== the reference run ==
==> flow/design.v (excerpt) <==
module EC_TOP(
    clk, rst_n, in_valid,
    in_Px, in_Py, in_Qx, in_Qy, in_prime, in_a,
    out_valid, out_Rx, out_Ry
);
For scale: ~3,100 cells after synthesis, about 110 flip-flops, ~25,000 µm² of cells after synthesis.
clock: 60.9 ns
lec_check: 0
cap_margin: 0
core_margin: 2
core_utilization: 71
cts_cluster_size: 55
gpl_timing_driven: 1
hold_slack_margin: -0.07
setup_slack_margin: 0.16
slew_margin: 40
tns_end_percent: 5
run.sh (not shown) runs the stock make flow with config.mk's settings and CLKGATE_MAP_FILE=.
Final checks on the reference run, whose flow otherwise completed, came back failing, citing setup timing.
[inputs] the trial run vs the reference run
# the reference run
export LEC_CHECK = 0
export CAP_MARGIN = 0
export CORE_MARGIN = 2
export CORE_UTILIZATION = 71
export CTS_CLUSTER_SIZE = 55
export GPL_TIMING_DRIVEN = 1
export HOLD_SLACK_MARGIN = -0.07
export SETUP_SLACK_MARGIN = 0.16
export SLEW_MARGIN = 40
export TNS_END_PERCENT = 5
create_clock -name core_clock -period 60.9 [get_ports {clk}]
# the trial run
export LEC_CHECK = 0
export CAP_MARGIN = 20
export CORE_MARGIN = 2
export CORE_UTILIZATION = 71
export CTS_CLUSTER_DIAMETER = 141
export CTS_CLUSTER_SIZE = 33
export PLACE_DENSITY_LB_ADDON = 0.25
export SLEW_MARGIN = 20
export TNS_END_PERCENT = 5
create_clock -name core_clock -period 59.2 [get_ports {clk}]
## What came out
Every stage of the trial run finished as expected; the final checks, on the other hand, flagged capacitance limit, slew limit, setup timing, which means the layout fails. In the metrics for the reference run and the trial run, the one carrying the lower depth of the worst register-to-register path is the reference run. [the trial run] transition time at the pin with the least slew margin rose 1110 ps relative to the reference run. Post-route fraction of the period consumed by the critical path in the trial run is 0.84 points higher than in the reference run. NOTE combinational gate area the reference run->the trial run increased slightly.

* * *

Starting RTL as in the previous note.
export LEC_CHECK = 0
export CAP_MARGIN = 20
export CELL_PAD_IN_SITES_DETAIL_PLACEMENT = 2
export CELL_PAD_IN_SITES_GLOBAL_PLACEMENT = 3
export CORE_ASPECT_RATIO = 1.04
export CORE_MARGIN = 2
export CORE_UTILIZATION = 40
export GPL_ROUTABILITY_DRIVEN = 0
export HOLD_SLACK_MARGIN = -0.04
export MAX_ROUTING_LAYER = met4
export SETUP_SLACK_MARGIN = 1.59
export SLEW_MARGIN = 20
create_clock -name core_clock -period 66.5 [get_ports {clk}]
==> next run, changes <==
==> flow/config.mk (replaced) <==
export PLATFORM = sky130hd
export DESIGN_NAME = EC_TOP
export DESIGN_NICKNAME = EC_TOP
export VERILOG_FILES = /design/flow/design.v
export SDC_FILE = /design/flow/constraint.sdc
export NUM_CORES = 4
export LEC_CHECK = 0
export CAP_MARGIN = 20
export CORE_MARGIN = 2
export CORE_UTILIZATION = 40
export SETUP_SLACK_MARGIN = -1.47
export SLEW_MARGIN = 20
==> flow/constraint.sdc (replaced) <==
create_clock -name core_clock -period 72.4 [get_ports {clk}]
set_input_delay 14.4800 -clock core_clock [delete_from_list [all_inputs] [get_ports {clk}]]
set_output_delay 14.4800 -clock core_clock [all_outputs]
set_load 0.01 [all_outputs]
Worst setup slack gets better by 1.8 ns; utilization came out lower by 4.0 points; clock skew grows by 0.0044 ns; via count fell by 10%; critical path depth falls by 3; non-clock buffer count is lower by 174.
==> next run, changes <==
--- a/flow/config.mk
+++ b/flow/config.mk
@@ -9,4 +9,3 @@
 export CORE_MARGIN = 2
-export CORE_UTILIZATION = 40
-export SETUP_SLACK_MARGIN = -1.47
+export CORE_UTILIZATION = 65
 export SLEW_MARGIN = 20
==> flow/constraint.sdc (replaced) <==
create_clock -name core_clock -period 59.2 [get_ports {clk}]
set_input_delay 11.8400 -clock core_clock [delete_from_list [all_inputs] [get_ports {clk}]]
set_output_delay 11.8400 -clock core_clock [all_outputs]
set_load 0.01 [all_outputs]
What happened: The changed run finished with setup timing left; final cell count rises by about 0.54%; core utilization rises by 36 points; routed wire length rises by about 17%; non-clock buffer count rises by 293.
==> next run, changes <==
--- a/flow/config.mk
+++ b/flow/config.mk
@@ -9,3 +9,7 @@
 export CORE_MARGIN = 2
-export CORE_UTILIZATION = 65
+export CORE_UTILIZATION = 71
+export CTS_CLUSTER_DIAMETER = 141
+export CTS_CLUSTER_SIZE = 81
+export PLACE_DENSITY_LB_ADDON = 0.25
 export SLEW_MARGIN = 20
+export TNS_END_PERCENT = 5
Result: The new run finished with capacitance limit, slew limit, setup timing left. Wire length goes up by 1.1%. First-iteration DRC count goes up by 6.0%. Worst setup slack degrades by 0.91 ns. Design area goes down by about 2.7%. Clock skew hardly moves. Cell count goes down by 3.3%. Via count goes up by 1.4%. Die area goes down by 8.3%.

* * *

## try-amber
EC_TOP again, from the RTL that the note above started with.
clock: 35.9 ns
lec_check: 0
cap_margin: 40
core_margin: 2
core_utilization: 43
cts_cluster_diameter: 29
cts_cluster_size: 55
gpl_timing_driven: 1
hold_slack_margin: 0.2
setup_slack_margin: 5.0
slew_margin: 0
tns_end_percent: 5
Although try-amber finished all stages, its layout failed final checks on negative setup slack.
--- input diff try-amber..try-raven ---
Settings: a change of CTS_CLUSTER_SIZE from 55 to 73; a change of CORE_UTILIZATION from 43 to 70; a change of SETUP_SLACK_MARGIN from 5.0 to 3.16; a change of CAP_MARGIN from 40 to 15; an added ABC_AREA of 1; a change of the clock period (ns, I/O delays scaled along) from 35.9 to 26.4.
==> results <==
In the reports for try-amber and try-raven, the smaller cell row count belongs to try-raven. Seen in the log of try-raven: GRT-0232 during global routing (5_1_grt), after which the run never completed. Width of the die sits lower in try-raven than in try-amber. Height of the chip, try-raven vs try-amber: down by more than 10%. try-raven vs try-amber on number of placed instances, taps included: try-raven is the higher one. Post-synthesis mux area share on try-raven is down relative to try-amber. The die used by try-raven is smaller than the one used by try-amber.
[inputs] try-willow vs try-raven
Settings: removing ABC_AREA (formerly 1); removing SETUP_SLACK_MARGIN (formerly 3.16); removing TNS_END_PERCENT (formerly 5); changing CAP_MARGIN from 15 to 20; removing CTS_CLUSTER_SIZE (formerly 73); changing CORE_UTILIZATION from 70 to 40; changing SLEW_MARGIN from 0 to 20; removing HOLD_SLACK_MARGIN (formerly 0.2); removing CTS_CLUSTER_DIAMETER (formerly 29); removing GPL_TIMING_DRIVEN (formerly 1); changing the clock period (ns, I/O delays scaled along) from 26.4 to 72.4.
==> comparison <==
Across try-raven and try-willow, a clean result was obtained everywhere but in try-raven. [compare] base=try-raven new=try-willow: share of the yosys chip area belonging to registers higher; share of async-settable or async-resettable flops after synthesis shows no meaningful change; instance count after placement with tap cells included dropped about 17%; post-synthesis net count moved down; chip area from the yosys synthesis statistics went down by about 2.5%. try-raven → try-willow: synthesized area per cell rose 16%, number of instances resized during post-cts repair fell 90. try-willow vs. try-raven: area of the mapped netlist lower, area fraction in and, or, nand and nor cells went down by 7.5 points, area fraction in full adders, half adders and majority gates saw an increase.
Relative to try-willow, the following input files were edited for try-xenon:
Settings: a change of CORE_UTILIZATION from 40 to 72; an added PLACE_DENSITY_LB_ADDON of 0.02; an added TNS_END_PERCENT of 100; a change of the clock period (ns, I/O delays scaled along) from 72.4 to 60.6.
Results
try-xenon did not finish; the tool stopped in global routing (5_1_grt) with error ODB-0269.
As far as maximum level of the CTS H-tree goes, try-xenon and try-willow are indistinguishable; the numbers are identical.
Looking at try-xenon and try-willow, the number of cells in Yosys stat is a wash.
try-xenon does worse than try-willow on detailed placement HPWL.
Sequential cell area fraction in the yosys report essentially unchanged between try-xenon and try-willow.
Taking try-willow as the reference, in try-xenon number of cells in the design after placement saw a decrease; buffer count from post-CTS setup fixing saw an increase; site row count saw a decrease; post-place instance area saw an increase; area after synthesis saw little to no change.

* * *

Starting RTL as in the previous note.
Settings: LEC_CHECK=0, ABC_AREA=1, CAP_MARGIN=0, CORE_MARGIN=3, CORE_UTILIZATION=43, CTS_CLUSTER_DIAMETER=264, CTS_CLUSTER_SIZE=55, GPL_TIMING_DRIVEN=0, HOLD_SLACK_MARGIN=0.2, SETUP_SLACK_MARGIN=5.0, SLEW_MARGIN=0, TNS_END_PERCENT=5; clock period 42.2 ns.
The baseline produced a layout that fails on setup timing.
Edit:
Settings changed: CAP_MARGIN 0 to 40, CORE_UTILIZATION 43 to 23, CTS_CLUSTER_DIAMETER 264 to 313.
After rerunning:
- The changed run completed and failed the layout checks on setup timing
- worst setup slack loses 0.10 ns
- via count hardly moves
- non-clock buffer count fell by 5
Edit:
Settings changed: ABC_AREA 1 to unset, CORE_UTILIZATION 23 to 43, CTS_CLUSTER_DIAMETER 313 to unset.
Outcome: The changed run ran to the end with violations: setup timing. Utilization rose by 26 points. Critical path depth rose by 1. Area after synthesis fell by 2.5%. Cell area fell by 2.3%. Die size fell by 47%.
Edit:
Settings changed: ABC_AREA set to 1, CAP_MARGIN 40 to 10, CORE_MARGIN 3 to 2, CORE_UTILIZATION 43 to 72, CTS_CLUSTER_DIAMETER set to 376, GPL_TIMING_DRIVEN 0 to 1, PLACE_DENSITY set to 0.66, SETUP_SLACK_MARGIN 5.0 to unset.
Clock period 42.2 ns to 56.8 ns, I/O delays scaled along.
Outcome: The new run ended with an error in global routing (5_1_grt), error GRT-0232. Die size falls by well over a third. Synthesized area rose by a few percent. Synthesized cell count rises by about a fifth.
Edit:
Settings changed: ABC_AREA 1 to unset, CAP_MARGIN 10 to 20, CORE_UTILIZATION 72 to 70, CTS_CLUSTER_DIAMETER 376 to unset, CTS_CLUSTER_SIZE 55 to unset, GPL_TIMING_DRIVEN 1 to unset, HOLD_SLACK_MARGIN 0.2 to unset, PLACE_DENSITY 0.66 to unset, SLEW_MARGIN 0 to 20, TNS_END_PERCENT 5 to unset.
Clock period 56.8 ns to 117.0 ns, I/O delays scaled along.
Now the flow went through all stages and came out clean.
Synthesized cell count fell by about a fifth.
Die size stays flat.
Synthesized area fell by a few percent.

* * *

Starting RTL as in the previous note.
## EC_TOP
module EC_TOP(
    clk, rst_n, in_valid,
    in_Px, in_Py, in_Qx, in_Qy, in_prime, in_a,
    out_valid, out_Rx, out_Ry
);
Settings: LEC_CHECK=0, CAP_MARGIN=20, CORE_ASPECT_RATIO=0.92, CORE_MARGIN=2, CORE_UTILIZATION=72, CTS_CLUSTER_DIAMETER=204, CTS_CLUSTER_SIZE=89, GPL_ROUTABILITY_DRIVEN=0, PLACE_DENSITY_LB_ADDON=0.02, SETUP_SLACK_MARGIN=5.0, SLEW_MARGIN=20, TNS_END_PERCENT=5; clock period 59.8 ns.
The starting point finished but failed the layout checks on negative setup slack.
Next try:
--- a/flow/config.mk
+++ b/flow/config.mk
@@ -7,0 +8 @@
+export ABC_AREA = 1
@@ -9 +9,0 @@
-export CORE_ASPECT_RATIO = 0.92
@@ -12,4 +12 @@
-export CTS_CLUSTER_DIAMETER = 204
-export CTS_CLUSTER_SIZE = 89
-export GPL_ROUTABILITY_DRIVEN = 0
-export PLACE_DENSITY_LB_ADDON = 0.02
+export PLACE_DENSITY = 0.42
@@ -18 +15 @@
-export TNS_END_PERCENT = 5
+export TNS_END_PERCENT = 20
==> flow/constraint.sdc (replaced) <==
create_clock -name core_clock -period 62.4 [get_ports {clk}]
set_input_delay 12.4800 -clock core_clock [delete_from_list [all_inputs] [get_ports {clk}]]
set_output_delay 12.4800 -clock core_clock [all_outputs]
set_load 0.01 [all_outputs]
Outcome: This time the run produced a clean layout; worst hold slack gets better by 3.1 ps; die size grows by 2.6%; wire length grows by about 9%; global-route usage shrinks by 3.5 points; register-to-register slack gets better by 4700 ps; worst setup slack gets better by 4700 ps; utilization shrinks by 0.36 points.
Next try:
--- a/flow/config.mk
+++ b/flow/config.mk
@@ -8 +7,0 @@
-export ABC_AREA = 1
@@ -11,3 +10 @@
-export CORE_UTILIZATION = 72
-export PLACE_DENSITY = 0.42
-export SETUP_SLACK_MARGIN = 5.0
+export CORE_UTILIZATION = 66
@@ -15 +11,0 @@
-export TNS_END_PERCENT = 20
==> flow/constraint.sdc (replaced) <==
create_clock -name core_clock -period 25.0 [get_ports {clk}]
set_input_delay 5.0000 -clock core_clock [delete_from_list [all_inputs] [get_ports {clk}]]
set_output_delay 5.0000 -clock core_clock [all_outputs]
set_load 0.01 [all_outputs]
Outcome: The new run ended with an error in global routing (5_1_grt) with GRT-0232. Die size is higher by 6.2%. Synthesized area came out lower by 2.5%. Synthesized cell count shrinks by about 16%.
Next try:
--- a/flow/config.mk
+++ b/flow/config.mk
@@ -10 +10,2 @@
-export CORE_UTILIZATION = 66
+export CORE_UTILIZATION = 71
+export PLACE_DENSITY_LB_ADDON = 0.02
@@ -11,0 +13 @@
+export TNS_END_PERCENT = 5
==> flow/constraint.sdc (replaced) <==
create_clock -name core_clock -period 60.6 [get_ports {clk}]
set_input_delay 12.1200 -clock core_clock [delete_from_list [all_inputs] [get_ports {clk}]]
set_output_delay 12.1200 -clock core_clock [all_outputs]
set_load 0.01 [all_outputs]
=> This time the run reached the layout checks and failed them: negative setup slack; synthesized cell count stays the same; synthesized area does not change; die area is lower by 6.9%.
Next try:
--- a/flow/config.mk
+++ b/flow/config.mk
@@ -9,3 +9,3 @@
-export CORE_MARGIN = 2
-export CORE_UTILIZATION = 71
-export PLACE_DENSITY_LB_ADDON = 0.02
+export CORE_MARGIN = 8
+export CORE_UTILIZATION = 40
+export GPL_ROUTABILITY_DRIVEN = 0
@@ -13 +12,0 @@
-export TNS_END_PERCENT = 5
==> flow/constraint.sdc (replaced) <==
create_clock -name core_clock -period 77.0 [get_ports {clk}]
set_input_delay 15.4000 -clock core_clock [delete_from_list [all_inputs] [get_ports {clk}]]
set_output_delay 15.4000 -clock core_clock [all_outputs]
set_load 0.01 [all_outputs]
The changed run ran to the end with no violations.
Setup slack improves by 7300 ps.
Utilization drops by 40 points.
Final area drops by a little under a tenth.

* * *

Setup of P:
Starting RTL as in the previous note.
Settings: LEC_CHECK=0, ABC_AREA=1, CAP_MARGIN=15, CORE_MARGIN=2, CORE_UTILIZATION=72, CTS_CLUSTER_DIAMETER=202, CTS_CLUSTER_SIZE=70, GPL_ROUTABILITY_DRIVEN=0, MAX_ROUTING_LAYER=met4, PLACE_DENSITY_LB_ADDON=0.01, SETUP_SLACK_MARGIN=4.07, SLEW_MARGIN=20; clock period 14.2 ns.
P did not finish; the tool stopped in clock tree synthesis with error DPL-0033.
What Q does differently from P at the input level:
Settings: removing GPL_ROUTABILITY_DRIVEN (formerly 0); removing CTS_CLUSTER_DIAMETER (formerly 202); removing CTS_CLUSTER_SIZE (formerly 70); changing CORE_UTILIZATION from 72 to 65; removing MAX_ROUTING_LAYER (formerly met4); removing PLACE_DENSITY_LB_ADDON (formerly 0.01); changing CAP_MARGIN from 15 to 20; removing ABC_AREA (formerly 1); removing SETUP_SLACK_MARGIN (formerly 4.07); changing the clock period (ns, I/O delays scaled along) from 14.2 to 60.6.
Q: complete, dirty (negative setup slack). When Q is set beside P, its area share of and-or/or-and cells after synthesis turns out to be 6.0 points larger. On Q: placement row count is about 4.4% higher than what P gave. Delta (Q minus P): number of enable flip-flop cells flat, area of the mapped netlist down about 2.5%, estimated wirelength of the detail-placed design down 20%, initial core utilization down 7.5 points. Number of distinct library cells after synthesis grows by more than a quarter when moving from P to Q. Looking at full die area across P and Q, the one that comes out higher is Q. Taking P as the reference, in Q post-place setup slack rose by 38.50 ns; synthesized cell count fell by about 16%; chip area line of the yosys report fell by about 2.5%.
> inputs changed (Q -> R)
Settings: putting PLACE_DENSITY_LB_ADDON at 0.02 where nothing was set; putting CTS_CLUSTER_DIAMETER at 210 where nothing was set; swapping 65 for 72 in CORE_UTILIZATION.
### Flow results
- R did not make it past global routing, where a tool error ended it.
- Taking Q as the reference, in R worst setup slack after placement saw an increase; full die area saw a decrease; row count saw a decrease; number of buffers created by CTS saw little to no change; overall die height saw a decrease.
Edits applied to the flow inputs when going from R to S:
Settings: CORE_UTILIZATION now 40, was 72; CTS_CLUSTER_DIAMETER no longer set, was 210; PLACE_DENSITY_LB_ADDON no longer set, was 0.02; the clock period (ns, I/O delays scaled along) now 77.0, was 60.6.
## What came out
Having completed the whole flow, S delivered a layout that passed the timing, DRC and antenna checks.
Maximum level of the CTS H-tree came out exactly the same in S and R.
Changes observed in S relative to R: area share of and-or/or-and cells after synthesis was more or less identical; XOR/XNOR share of the synthesized area was more or less identical; total setup buffers inserted after CTS went down by 124.
Compared with R, S shows a lower global placer's final weighted congestion.
S — die width about 33% higher, R as reference
As of S, die extent in y had risen by more than a quarter compared to R.
